Design busBridge3, start of the top module:
module busBridge3
  (i_CLK,
   i_rst,
   i_dataRx,
   i_strobeRx,
   o_dataTx,
   i_strobeTx,
   i_strobeSync,
   o_busAddr,
   o_busData,
   i_busData,
   o_busWe,
   o_busRe,
   i_busAck  
   );
Size in the first run: roughly 1600 cells after synthesis, roughly 240 flip-flops, roughly 13000 um^2 of cells after synthesis.
Settings: LEC_CHECK=0, CAP_MARGIN=15, CORE_MARGIN=2, CORE_UTILIZATION=72, CTS_CLUSTER_SIZE=37, HOLD_SLACK_MARGIN=-0.08, PLACE_DENSITY_LB_ADDON=0.25, SETUP_SLACK_MARGIN=0.97, SLEW_MARGIN=20; clock period 3.33 ns.
run.sh (not shown) runs the stock make flow with config.mk's settings and CLKGATE_MAP_FILE=.
The first run failed in global routing, error GRT-0232.
Rerun with:
--- a/flow/config.mk
+++ b/flow/config.mk
@@ -11,5 +11,4 @@
 export CTS_CLUSTER_SIZE = 37
 export HOLD_SLACK_MARGIN = -0.08
-export PLACE_DENSITY_LB_ADDON = 0.25
-export SETUP_SLACK_MARGIN = 0.97
+export SETUP_SLACK_MARGIN = 0.27
 export SLEW_MARGIN = 20
After rerunning: Now the flow finished with negative setup slack left; area after synthesis does not change; die size does not change; synthesized cell count stays the same.
Rerun with:
==> flow/config.mk (replaced) <==
export PLATFORM = sky130hd
export DESIGN_NAME = busBridge3
export DESIGN_NICKNAME = busBridge3
export VERILOG_FILES = /design/flow/design.v
export SDC_FILE = /design/flow/constraint.sdc
export NUM_CORES = 4
export LEC_CHECK = 0
export CAP_MARGIN = 20
export CORE_MARGIN = 2
export CORE_UTILIZATION = 71
export CTS_CLUSTER_SIZE = 73
export PLACE_DENSITY_LB_ADDON = 0.01
export SETUP_SLACK_MARGIN = -0.16
export SLEW_MARGIN = 20
==> flow/constraint.sdc (replaced) <==
create_clock -name core_clock -period 1.63 [get_ports {i_CLK}]
set_input_delay 0.3260 -clock core_clock [delete_from_list [all_inputs] [get_ports {i_CLK}]]
set_output_delay 0.3260 -clock core_clock [all_outputs]
set_load 0.01 [all_outputs]
The changed run did not get past detailed placement. Die area is higher by 1.4%. Synthesized area does not change. Synthesized cell count does not change.
Rerun with:
--- a/flow/config.mk
+++ b/flow/config.mk
@@ -8,7 +8,4 @@
 export CAP_MARGIN = 20
 export CORE_MARGIN = 2
-export CORE_UTILIZATION = 71
-export CTS_CLUSTER_SIZE = 73
-export PLACE_DENSITY_LB_ADDON = 0.01
-export SETUP_SLACK_MARGIN = -0.16
+export CORE_UTILIZATION = 45
 export SLEW_MARGIN = 20
==> flow/constraint.sdc (replaced) <==
create_clock -name core_clock -period 4.75 [get_ports {i_CLK}]
set_input_delay 0.9500 -clock core_clock [delete_from_list [all_inputs] [get_ports {i_CLK}]]
set_output_delay 0.9500 -clock core_clock [all_outputs]
set_load 0.01 [all_outputs]
This time the run finished with timing, DRC and antenna clean.
Die size rose by about 56%.
Synthesized cell count does not change.
Area after synthesis does not change.

---

busBridge3 again, from the RTL that the note above started with.
clock: 3.27 ns
lec_check: 0
cap_margin: 40
core_margin: 2
core_utilization: 72
cts_cluster_diameter: 26
cts_cluster_size: 30
hold_slack_margin: -0.06
slew_margin: 20
The baseline failed in clock tree synthesis (4_1_cts).
Edit:
--- a/flow/config.mk
+++ b/flow/config.mk
@@ -7,8 +7,7 @@
 export LEC_CHECK = 0
-export CAP_MARGIN = 40
+export CAP_MARGIN = 20
 export CORE_MARGIN = 2
 export CORE_UTILIZATION = 72
-export CTS_CLUSTER_DIAMETER = 26
-export CTS_CLUSTER_SIZE = 30
-export HOLD_SLACK_MARGIN = -0.06
+export CTS_CLUSTER_SIZE = 37
+export PLACE_DENSITY = 0.95
 export SLEW_MARGIN = 20
==> flow/constraint.sdc (replaced) <==
create_clock -name core_clock -period 3.47 [get_ports {i_CLK}]
set_input_delay 0.6940 -clock core_clock [delete_from_list [all_inputs] [get_ports {i_CLK}]]
set_output_delay 0.6940 -clock core_clock [all_outputs]
set_load 0.01 [all_outputs]
Result: This time the run died in global routing (5_1_grt); die size is unchanged; area after synthesis stays the same; synthesized cell count stays the same.
Edit:
--- a/flow/config.mk
+++ b/flow/config.mk
@@ -9,5 +9,4 @@
 export CORE_MARGIN = 2
-export CORE_UTILIZATION = 72
-export CTS_CLUSTER_SIZE = 37
-export PLACE_DENSITY = 0.95
+export CORE_UTILIZATION = 65
+export SETUP_SLACK_MARGIN = 0.23
 export SLEW_MARGIN = 20
==> flow/constraint.sdc (replaced) <==
create_clock -name core_clock -period 1.87 [get_ports {i_CLK}]
set_input_delay 0.3740 -clock core_clock [delete_from_list [all_inputs] [get_ports {i_CLK}]]
set_output_delay 0.3740 -clock core_clock [all_outputs]
set_load 0.01 [all_outputs]
The changed run ended with an error in clock tree synthesis (4_1_cts) with DPL-0038.
Synthesized area stays the same.
Die area rises by 10%.
Synthesized cell count stays the same.
Edit:
--- a/flow/config.mk
+++ b/flow/config.mk
@@ -9,4 +9,6 @@
 export CORE_MARGIN = 2
-export CORE_UTILIZATION = 65
-export SETUP_SLACK_MARGIN = 0.23
+export CORE_UTILIZATION = 72
+export CTS_CLUSTER_DIAMETER = 27
+export CTS_CLUSTER_SIZE = 37
+export SETUP_SLACK_MARGIN = 0.52
 export SLEW_MARGIN = 20
==> flow/constraint.sdc (replaced) <==
create_clock -name core_clock -period 3.47 [get_ports {i_CLK}]
set_input_delay 0.6940 -clock core_clock [delete_from_list [all_inputs] [get_ports {i_CLK}]]
set_output_delay 0.6940 -clock core_clock [all_outputs]
set_load 0.01 [all_outputs]
After rerunning:
- Now the flow aborted during global routing (5_1_grt)
- die size came out lower by about 9%
- synthesized area stays the same
- synthesized cell count does not change

---

Starting RTL as in the previous note.
Settings: LEC_CHECK=0, ABC_AREA=0, CAP_MARGIN=20, CORE_ASPECT_RATIO=0.9, CORE_MARGIN=2, CORE_UTILIZATION=72, CTS_CLUSTER_DIAMETER=29, CTS_CLUSTER_SIZE=27, HOLD_SLACK_MARGIN=-0.08, MAX_ROUTING_LAYER=met4, PLACE_DENSITY=0.7, SETUP_SLACK_MARGIN=0.73, SLEW_MARGIN=20, TNS_END_PERCENT=80; clock period 4.0 ns.
The baseline failed in 5_1_grt, error GRT-0232.
Next try:
--- a/flow/config.mk
+++ b/flow/config.mk
@@ -12,3 +12,2 @@
 export CORE_UTILIZATION = 72
-export CTS_CLUSTER_DIAMETER = 29
 export CTS_CLUSTER_SIZE = 27
==> flow/constraint.sdc (replaced) <==
create_clock -name core_clock -period 4.05 [get_ports {i_CLK}]
set_input_delay 0.8100 -clock core_clock [delete_from_list [all_inputs] [get_ports {i_CLK}]]
set_output_delay 0.8100 -clock core_clock [all_outputs]
set_load 0.01 [all_outputs]
Effect:
- The new run passed the timing, DRC and antenna checks
- die size does not change
- synthesized cell count is unchanged
- synthesized area is unchanged

---

Starting RTL as in the previous note.
clock: 3.33 ns
lec_check: 0
cap_margin: 15
core_margin: 2
core_utilization: 72
cts_cluster_size: 37
hold_slack_margin: -0.08
setup_slack_margin: 0.96
slew_margin: 20
tns_end_percent: 5
The baseline died in global routing (GRT-0232).
Change:
- CAP_MARGIN: 15 -> 20
- CORE_UTILIZATION: 72 -> 25
- CTS_CLUSTER_SIZE: 37 -> unset
- GPL_TIMING_DRIVEN: unset -> 0
- HOLD_SLACK_MARGIN: -0.08 -> unset
- SETUP_SLACK_MARGIN: 0.96 -> unset
- clock period: 3.33 -> 5.0 ns (I/O delays scaled with it)
=> Now the flow completed without violations; die size is higher to 2.8 times its value; synthesized area is unchanged; synthesized cell count does not change.
Change:
- ABC_AREA: unset -> 1
- CORE_MARGIN: 2 -> 8
- HOLD_SLACK_MARGIN: unset -> 0.06
- PLACE_DENSITY_LB_ADDON: unset -> 0.1
- TNS_END_PERCENT: 5 -> 20
Result: The new run finished with timing, DRC and antenna clean; final area went down by 1.2%; final cell count grows by 10%; sequential cell count stays the same; power drops by 7.5%.
Change:
- ABC_AREA: 1 -> 0
- CORE_ASPECT_RATIO: unset -> 0.61
- CORE_MARGIN: 8 -> 2
- CORE_UTILIZATION: 25 -> 61
- CTS_CLUSTER_DIAMETER: unset -> 43
- GPL_TIMING_DRIVEN: 0 -> unset
- HOLD_SLACK_MARGIN: 0.06 -> unset
- MAX_ROUTING_LAYER: unset -> met4
- PLACE_DENSITY_LB_ADDON: 0.1 -> unset
- SETUP_SLACK_MARGIN: unset -> 0.71
- TNS_END_PERCENT: 20 -> 5
- clock period: 5.0 -> 7.25 ns (I/O delays scaled with it)
- design area is lower by a few percent
- setup slack gains 1.6 ns
- critical path depth decreases by 10
- clock power went down by a quarter to a third
- maximum frequency is lower by roughly a tenth
- cell count went down by a quarter to a third
- global-route usage rose by 19 points
- worst hold slack gets better by 0.031 ns
Change:
- ABC_AREA: 0 -> unset
- CORE_ASPECT_RATIO: 0.61 -> unset
- CORE_UTILIZATION: 61 -> 72
- CTS_CLUSTER_DIAMETER: 43 -> unset
- CTS_CLUSTER_SIZE: unset -> 37
- MAX_ROUTING_LAYER: met4 -> unset
- SETUP_SLACK_MARGIN: 0.71 -> unset
- TNS_END_PERCENT: 5 -> unset
- clock period: 7.25 -> 3.47 ns (I/O delays scaled with it)
The changed run completed and failed the layout checks on setup timing.
Worst hold slack gets better by 0.0073 ns.
Die size decreases by about a fifth.
Global-route usage increases by 6.5 points.
First-iteration DRC count increases by a little under a tenth.
Total power increases by well over a third.
Wire length increases by a few percent.
Maximum frequency increases by well over a third.
Non-clock buffer count increases by 68.
Cell area increases by a few percent.
Setup slack gets worse by 2.2 ns.
Synthesized area stays the same.

---

## build 23
busBridge3 again, from the RTL that the note above started with.
Design busBridge3, start of the top module:
module busBridge3
  (i_CLK,
   i_rst,
   i_dataRx,
   i_strobeRx,
   o_dataTx,
   i_strobeTx,
   i_strobeSync,
   o_busAddr,
   o_busData,
   i_busData,
   o_busWe,
   o_busRe,
   i_busAck  
   );
   input wire   i_CLK;      
   input wire   i_rst;  
   input wire [7:0] i_dataRx;
   input wire 	    i_strobeRx;  
   output wire [7:0] o_dataTx;
   input wire 	     i_strobeTx;  
   input wire 	     i_strobeSync;
   output reg [31:0] o_busAddr;
   output reg [31:0] o_busData;
   input wire [31:0] i_busData;
   output reg 	     o_busWe;   
   output reg 	     o_busRe;
   input wire 	     i_busAck;
   localparam STROBE_TX_DELAY = 32'd2;  
   reg 		     pendingRead;
   reg [15:0] 	     readMargin;
   reg [15:0] 	     readMarginMin;
   reg [31:0] 	     shiftIn;
   wire [31:0] 	     nextShiftIn = {i_dataRx, shiftIn[31:8]};
   reg [31:0] 	     shiftOut;
   wire [31:0] 	     nextShiftOut = {8'd0, shiftOut[31:8]};
   assign o_dataTx = shiftOut[7:0];
   localparam STATE_IDLE = 8'd0;
   localparam STATE_ADDRINC = 8'd1;
   localparam STATE_WORDWIDTH = 8'd2;
   localparam STATE_NWORDS = 8'd3;
   localparam STATE_ADDRWRITE = 8'd4;
   localparam STATE_WRITE = 8'd5;
   localparam STATE_ADDRREAD = 8'd6;
   localparam STATE_READ = 8'd7;
   localparam STATE_MARGIN = 8'd8;
   reg [1:0] 	     nRemMinusOne;
   reg [7:0] 	     state;
   reg [31:0] 	     addr;
   reg [7:0] 	     config_addrInc;
   reg [1:0] 	     config_wordwidthMinusOne;
   reg [15:0] 	     config_nWordsMinusOne;
   reg [15:0] 	     countNWords;
   task doRead(input [31:0] newAddr, input[15:0] paramCountMinusOne);
      begin
	 o_busRe <= 1'b1;
	 o_busAddr <= newAddr;
	 pendingRead <= 1'b1;
	 addr <= newAddr + {24'd0, config_addrInc};
	 readMargin <= 16'd0;	 
	 if (paramCountMinusOne == 16'd0) begin
	    state <= STATE_IDLE;
	    nRemMinusOne <= 2'd0;		 
	    countNWords <= 16'dx;		 
	 end else begin
	    countNWords <= paramCountMinusOne - 16'd1;
	    state <= STATE_READ;
	    nRemMinusOne <= config_wordwidthMinusOne;		 
	 end
      end
   endtask   
   always @(posedge i_CLK) begin
      o_busWe <= 1'b0;
      o_busRe <= 1'b0;      
      o_busAddr <= 32'bx;      
      o_busData <= 32'bx;      
      readMargin <= (readMargin == 16'hFFFF) ? readMargin : readMargin + 16'd1;
      if (i_strobeTx) begin
	 shiftOut 	<= nextShiftOut;
  ...
Settings: LEC_CHECK=0, ABC_AREA=1, CAP_MARGIN=15, CELL_PAD_IN_SITES_GLOBAL_PLACEMENT=1, CORE_MARGIN=2, CORE_UTILIZATION=25, GPL_TIMING_DRIVEN=0, HOLD_SLACK_MARGIN=0.21, MAX_ROUTING_LAYER=met4, MIN_ROUTING_LAYER=met2, PLACE_DENSITY_LB_ADDON=0.1, SETUP_SLACK_MARGIN=0.11, SLEW_MARGIN=20, TNS_END_PERCENT=20; clock period 5.0 ns.
Every stage of the flow completed for build 23, and the final layout passed the timing, DRC and antenna checks.
### build 23 -> build 72
Settings: removing GPL_TIMING_DRIVEN (formerly 0); changing PLACE_DENSITY_LB_ADDON from 0.1 to 0.25; removing ABC_AREA (formerly 1); removing TNS_END_PERCENT (formerly 20); changing HOLD_SLACK_MARGIN from 0.21 to -0.08; removing MIN_ROUTING_LAYER (formerly met2); setting CTS_CLUSTER_SIZE to 37 for the first time; changing SETUP_SLACK_MARGIN from 0.11 to 0.96; removing MAX_ROUTING_LAYER (formerly met4); removing CELL_PAD_IN_SITES_GLOBAL_PLACEMENT (formerly 1); changing CORE_UTILIZATION from 25 to 72; changing the clock period (ns, I/O delays scaled along) from 5.0 to 3.33.
Notes after the runs:
- Compared with build 23, build 72 shows synthesized cell count that has gone down by more than 10%.
- Build 72 | ERROR | global routing
- Number of post-CTS setup repair buffers: higher on build 72
- Number of buffers added by the clock tree synthesis step, build 72 vs build 23: down by more than a quarter
- Compare build 72 and build 23 | number of placement rows lower: build 72
Changes in build 96 relative to build 72:
Settings: CTS_CLUSTER_SIZE no longer set, was 37; CAP_MARGIN now 20, was 15; CORE_UTILIZATION now 40, was 72; HOLD_SLACK_MARGIN no longer set, was -0.08; SETUP_SLACK_MARGIN no longer set, was 0.96; PLACE_DENSITY_LB_ADDON no longer set, was 0.25; the clock period (ns, I/O delays scaled along) now 4.75, was 3.33.
On estimated wirelength of the detail-placed design, build 72 loses to build 96.
Diff build 72 -> build 96 | setup slack after placement | increase of 590 ps
Build 72 -> build 96: routability-driven placement congestion ratio decreased by a few percent
Number of buffers created by CTS (lower): build 72
Count of cells resized by post-cts repair, build 72 and build 96: smaller value in build 96
Build 96 ran to completion and came out clean on the timing, DRC and antenna checks.
Looking at y dimension of the die across build 72 and build 96, the one that comes out higher is build 96.
Comparing build 72 and build 96, post-CTS setup repair buffer count is higher on build 72.
The synthesized cell count was comparable across build 72 and build 96.
No activity file was given, so power comes from the tool's default toggle rates.
